==> inputs of run a <==
// TM_ALU
module TM_ALU (
    input  wire        clk,
    input  wire        reset,
    input  wire [7:0]  AvgTxLen,
    input  wire [7:0]  InstExed,
    input  wire [7:0]  CurTxLen,
    output wire [7:0]  AvgTxLen_new,
    output wire [7:0]  InstExed_new
);
==> flow/config.mk <==
export PLATFORM = sky130hd
export DESIGN_NAME = TM_ALU
export DESIGN_NICKNAME = TM_ALU
export VERILOG_FILES = /design/flow/design.v
export SDC_FILE = /design/flow/constraint.sdc
export NUM_CORES = 4
export LEC_CHECK = 0
export CAP_MARGIN = 20
export CORE_MARGIN = 2
export CORE_UTILIZATION = 71
export CTS_CLUSTER_DIAMETER = 37
export CTS_CLUSTER_SIZE = 22
export HOLD_SLACK_MARGIN = 0.29
export SETUP_SLACK_MARGIN = 4.06
export SLEW_MARGIN = 20
==> flow/constraint.sdc <==
create_clock -name core_clock -period 16.3 [get_ports {clk}]
set_input_delay 3.2600 -clock core_clock [delete_from_list [all_inputs] [get_ports {clk}]]
set_output_delay 3.2600 -clock core_clock [all_outputs]
set_load 0.01 [all_outputs]
run.sh (not shown) runs the stock make flow with config.mk's settings and CLKGATE_MAP_FILE=.
==> inputs of run b, as changes to run a <==
ABC_AREA = 1   (was not set)
CORE_UTILIZATION = 72   (was 71)
CTS_CLUSTER_DIAMETER = 237   (was 37)
CTS_CLUSTER_SIZE = not set   (was 22)
HOLD_SLACK_MARGIN = not set   (was 0.29)
PLACE_DENSITY = 0.65   (was not set)
SETUP_SLACK_MARGIN = -2.0   (was 4.06)
==> flow/constraint.sdc (replaced) <==
create_clock -name core_clock -period 23.6 [get_ports {clk}]
set_input_delay 4.7200 -clock core_clock [delete_from_list [all_inputs] [get_ports {clk}]]
set_output_delay 4.7200 -clock core_clock [all_outputs]
set_load 0.01 [all_outputs]
==> inputs of run c, as changes to run a <==
ABC_AREA = 1   (was not set)
CORE_UTILIZATION = 58   (was 71)
CTS_CLUSTER_DIAMETER = not set   (was 37)
CTS_CLUSTER_SIZE = not set   (was 22)
HOLD_SLACK_MARGIN = not set   (was 0.29)
SETUP_SLACK_MARGIN = not set   (was 4.06)
==> flow/constraint.sdc (replaced) <==
create_clock -name core_clock -period 24.7 [get_ports {clk}]
set_input_delay 4.9400 -clock core_clock [delete_from_list [all_inputs] [get_ports {clk}]]
set_output_delay 4.9400 -clock core_clock [all_outputs]
set_load 0.01 [all_outputs]
==> inputs of run d, as changes to run a <==
ABC_AREA = 1   (was not set)
CORE_MARGIN = 5   (was 2)
CORE_UTILIZATION = 68   (was 71)
CTS_CLUSTER_DIAMETER = not set   (was 37)
CTS_CLUSTER_SIZE = not set   (was 22)
HOLD_SLACK_MARGIN = 0.06   (was 0.29)
PLACE_DENSITY = 0.42   (was not set)
SETUP_SLACK_MARGIN = -2.0   (was 4.06)
==> flow/constraint.sdc (replaced) <==
create_clock -name core_clock -period 30.0 [get_ports {clk}]
set_input_delay 6.0000 -clock core_clock [delete_from_list [all_inputs] [get_ports {clk}]]
set_output_delay 6.0000 -clock core_clock [all_outputs]
set_load 0.01 [all_outputs]
==> impl_metrics.toml <==
# flow metrics
[yosys]
synth.distinct_cells = 54
synth-adder-area-share_pct = 25.8
ys_sh_simple_pct = 28.8

[status]
stop_stage = "clock tree synthesis (4_1_cts)"
error = "[ERROR DPL-0038] Utilization greater than 100%, impossible to legalize"
status = "stopped before the end"

[floorplan]
coreArea_sq_um = 13300
die-width_um = 122
That was run b.
==> impl_metrics.toml <==
# flow metrics
[status]
status = "no timing/DRC/antenna violations"

[critical_path]
endpoint = "AvgTxLen_new_reg[0]"

[finish]
fin_nets = 1817

[yosys]
yosysMostFrequentCell = "nand2_1"
ys_sh_simple_pct = 28.8
synth-adder-area-share_pct = 25.8
synth.distinct_cells = 54

[cts]
cts-root-buf = "clkbuf_16"

[routing]
avgViaCountPerCell = 5.24

[floorplan]
die-width_um = 135
That was run c.
==> impl_metrics.toml <==
# flow metrics
[status]
status = "no timing/DRC/antenna violations"

[yosys]
synth-adder-area-share_pct = 25.8
ys_sh_simple_pct = 28.8

[floorplan]
coreArea_sq_um = 14400
die-width_um = 131

[critical_path]
endpoint = "AvgTxLen_new_reg[0]"
That was run d.
==> impl_metrics.toml <==
# flow metrics
[floorplan]
die-width_um = 121
fp_util_pct = 72.8
coreArea_sq_um = 13300

[yosys]
ys_sh_simple_pct = 21.0
async_reset_ff_share_pct = 0
synth.distinct_cells = 86
ys.flops = 64

[status]
status = "stopped before the end"
stop_stage = "detailed placement (3_5_place_dp)"
error = "[ERROR DPL-0033] detailed placement checks failed during check placement."
That was run a.


==> inputs of job 2787 <==
==> flow/design.v <==
module TM_ALU (
    input  wire        clk,
    input  wire        reset,
    input  wire [7:0]  AvgTxLen,
    input  wire [7:0]  InstExed,
    input  wire [7:0]  CurTxLen,
    output wire [7:0]  AvgTxLen_new,
    output wire [7:0]  InstExed_new
);
    reg [15:0] mac_result;  
    reg [7:0]  inc_result;
    reg [15:0] mac_reg;     
    reg [7:0]  inc_reg;      
    reg [7:0]  AvgTxLen_reg;  
    always @(posedge clk) begin
        if (reset) begin
            mac_reg      <= 0;
            inc_reg      <= 0;
            AvgTxLen_reg <= 0;
        end else begin
            mac_result     <= AvgTxLen * InstExed;
            mac_reg      <= mac_result + CurTxLen;
            inc_result     <= InstExed + 1;
            inc_reg      <= inc_result;
            AvgTxLen_reg <= AvgTxLen;  
        end
    end
    reg [7:0] AvgTxLen_new_reg;
    always @(posedge clk) begin
        if (reset) begin
            AvgTxLen_new_reg <= 0;
        end else begin
            if (inc_reg == 0) begin  
                AvgTxLen_new_reg <= 0;
            end else begin
                AvgTxLen_new_reg <= mac_reg / inc_reg;
            end
        end
    end
    assign AvgTxLen_new  = AvgTxLen_new_reg;
    assign InstExed_new = (reset) ? 8'b0 : AvgTxLen_reg;  
endmodule
==> flow/run.sh <==
#!/bin/bash
# the make line also repeats each setting of config.mk as NAME=value (left out here)
make -C /OpenROAD-flow-scripts/flow DESIGN_CONFIG=/design/flow/config.mk WORK_HOME=/design/flow/orfs CLKGATE_MAP_FILE= finish
==> flow/config.mk <==
export PLATFORM = sky130hd
export DESIGN_NAME = TM_ALU
export DESIGN_NICKNAME = TM_ALU
export VERILOG_FILES = /design/flow/design.v
export SDC_FILE = /design/flow/constraint.sdc
export NUM_CORES = 4
export LEC_CHECK = 0
export ABC_AREA = 1
export CAP_MARGIN = 0
export CORE_MARGIN = 2
export CORE_UTILIZATION = 72
export CTS_CLUSTER_DIAMETER = 365
export CTS_CLUSTER_SIZE = 10
export SLEW_MARGIN = 20
export TNS_END_PERCENT = 10
==> flow/constraint.sdc <==
create_clock -name core_clock -period 18.4 [get_ports {clk}]
set_input_delay 3.6800 -clock core_clock [delete_from_list [all_inputs] [get_ports {clk}]]
set_output_delay 3.6800 -clock core_clock [all_outputs]
set_load 0.01 [all_outputs]
==> job 2471: changes against job 2787 <==
==> flow/config.mk (replaced) <==
export PLATFORM = sky130hd
export DESIGN_NAME = TM_ALU
export DESIGN_NICKNAME = TM_ALU
export VERILOG_FILES = /design/flow/design.v
export SDC_FILE = /design/flow/constraint.sdc
export NUM_CORES = 4
export LEC_CHECK = 0
export ABC_AREA = 1
export CAP_MARGIN = 20
export CORE_MARGIN = 5
export CORE_UTILIZATION = 66
export CTS_CLUSTER_SIZE = 100
export HOLD_SLACK_MARGIN = 0.06
export SETUP_SLACK_MARGIN = -2.0
export SLEW_MARGIN = 20
==> flow/constraint.sdc (replaced) <==
create_clock -name core_clock -period 30.0 [get_ports {clk}]
set_input_delay 6.0000 -clock core_clock [delete_from_list [all_inputs] [get_ports {clk}]]
set_output_delay 6.0000 -clock core_clock [all_outputs]
set_load 0.01 [all_outputs]
==> ci_impl_report.md <==
## PnR job results

| Metric | Value |
|---|---|
| Max-slew violation count | 0 |
| Crit path kind | register to register |
| Crit path to | AvgTxLen_new_reg[0] |
| Cells after DPL | 1653 |
| GPL Wtd Cong | 0.868 |
| Final std cells w/o fill | 1671 |
| Outcome | finished clean |
| Chip area | between 15000 and 20000 sq um |
| Pre-CTS WS | around 1200 ps |
| Die X | about 130 microns |
| Final ANT Viol Nets | 0 |
| Core Density at Floorplan | about 68% |
| Die Y-Extent | around 130 microns |
| Post-Synth Adder-Cell Area | between 20 and 30% |
| DP HPWL | between 15 and 20 mm |
| Core Area | about 15000 sq um |
| Area post-placement | around 10000 sq um |
| Metal2 WL | 10.2 mm |
That was job 2471.
==> ci_impl_report.md <==
### Flow metrics

| Metric | Value |
|---|---|
| Stopped at | 4_1_cts |
| GPL Wtd Cong | slightly below 0.9 |
| Core Density at Floorplan | roughly 75% |
| Chip area | ~15000 sq um |
| Die X | roughly 120 microns |
| Run Error | [ERROR DPL-0038] Utilization greater than 100%, impossible to legalize |
| Outcome | stopped before the end |
| Die Y-Extent | ~120 microns |
| Post-Synth Adder-Cell Area | roughly a quarter |
| Cells after DPL | about 1900 |
That was job 2787.


==> 12-21 <==
RTL: the design.v shown in full above, as it stands there.
export LEC_CHECK = 0
export CAP_MARGIN = 20
export CELL_PAD_IN_SITES_GLOBAL_PLACEMENT = 2
export CORE_MARGIN = 5
export CORE_UTILIZATION = 67
export CTS_CLUSTER_DIAMETER = 322
export GPL_TIMING_DRIVEN = 1
export MAX_ROUTING_LAYER = met4
export MIN_ROUTING_LAYER = met2
export PLACE_DENSITY = 0.64
export SETUP_SLACK_MARGIN = 1.07
export SLEW_MARGIN = 20
export TNS_END_PERCENT = 15
create_clock -name core_clock -period 51.9 [get_ports {clk}]
==> 08-04 (differences from 12-21) <==
- CELL_PAD_IN_SITES_GLOBAL_PLACEMENT: 2 -> not set
- CORE_MARGIN: 5 -> 2
- CORE_UTILIZATION: 67 -> 31
- CTS_CLUSTER_DIAMETER: 322 -> not set
- GPL_TIMING_DRIVEN: 1 -> 0
- MIN_ROUTING_LAYER: met2 -> not set
- PLACE_DENSITY: 0.64 -> not set
- TNS_END_PERCENT: 15 -> 75
==> 08-06 (differences from 12-21) <==
- CELL_PAD_IN_SITES_GLOBAL_PLACEMENT: 2 -> 1
- CORE_ASPECT_RATIO: not set -> 1.43
- CTS_CLUSTER_SIZE: not set -> 19
==> results <==
|  | 12-21 | 08-04 | 08-06 |
|---|---|---|---|
| Status | aborted with a tool error | complete, no violations | aborted with a tool error |
| Failing step | 3_1_place_gp_skip_io | - | 3_3_place_gp |
| Yosys simple share | 0.210 | 0.210 | 0.210 |
| Top-level I/O count | - | 42 | 42 |
| Portion of netlist area occupied by mux cells | 0.0460 | 0.0460 | 0.0460 |
| Floorplan die height | 130 um | 181 um | 154 um |
| Floorplan-stage core utilization | 0.674 | 0.316 | 0.683 |
| Die span in x | 130 um | 181 um | 111 um |
| Post-synth tally of flip-flops with integrated enable | 24 | 24 | 24 |
| Die Footprint | 0.0170 mm2 | 0.0327 mm2 | 0.0170 mm2 |
| Share of synthesized cell area in and-or and or-and compound cells | 0.211 | 0.211 | 0.211 |
| Synth Instances | 1161 | 1161 | 1161 |
| Placeable Area | 0.0144 mm2 | 0.0307 mm2 | 0.0142 mm2 |
| Main flop type | sky130_fd_sc_hd__dfxtp_1 | sky130_fd_sc_hd__dfxtp_1 | sky130_fd_sc_hd__dfxtp_1 |
| Std cell rows | 44 | 64 | 52 |
| Flops out of synthesis | 64 | 64 | 64 |
| Cell type with the largest total area after synthesis | sky130_fd_sc_hd__ha_1 | sky130_fd_sc_hd__ha_1 | sky130_fd_sc_hd__ha_1 |
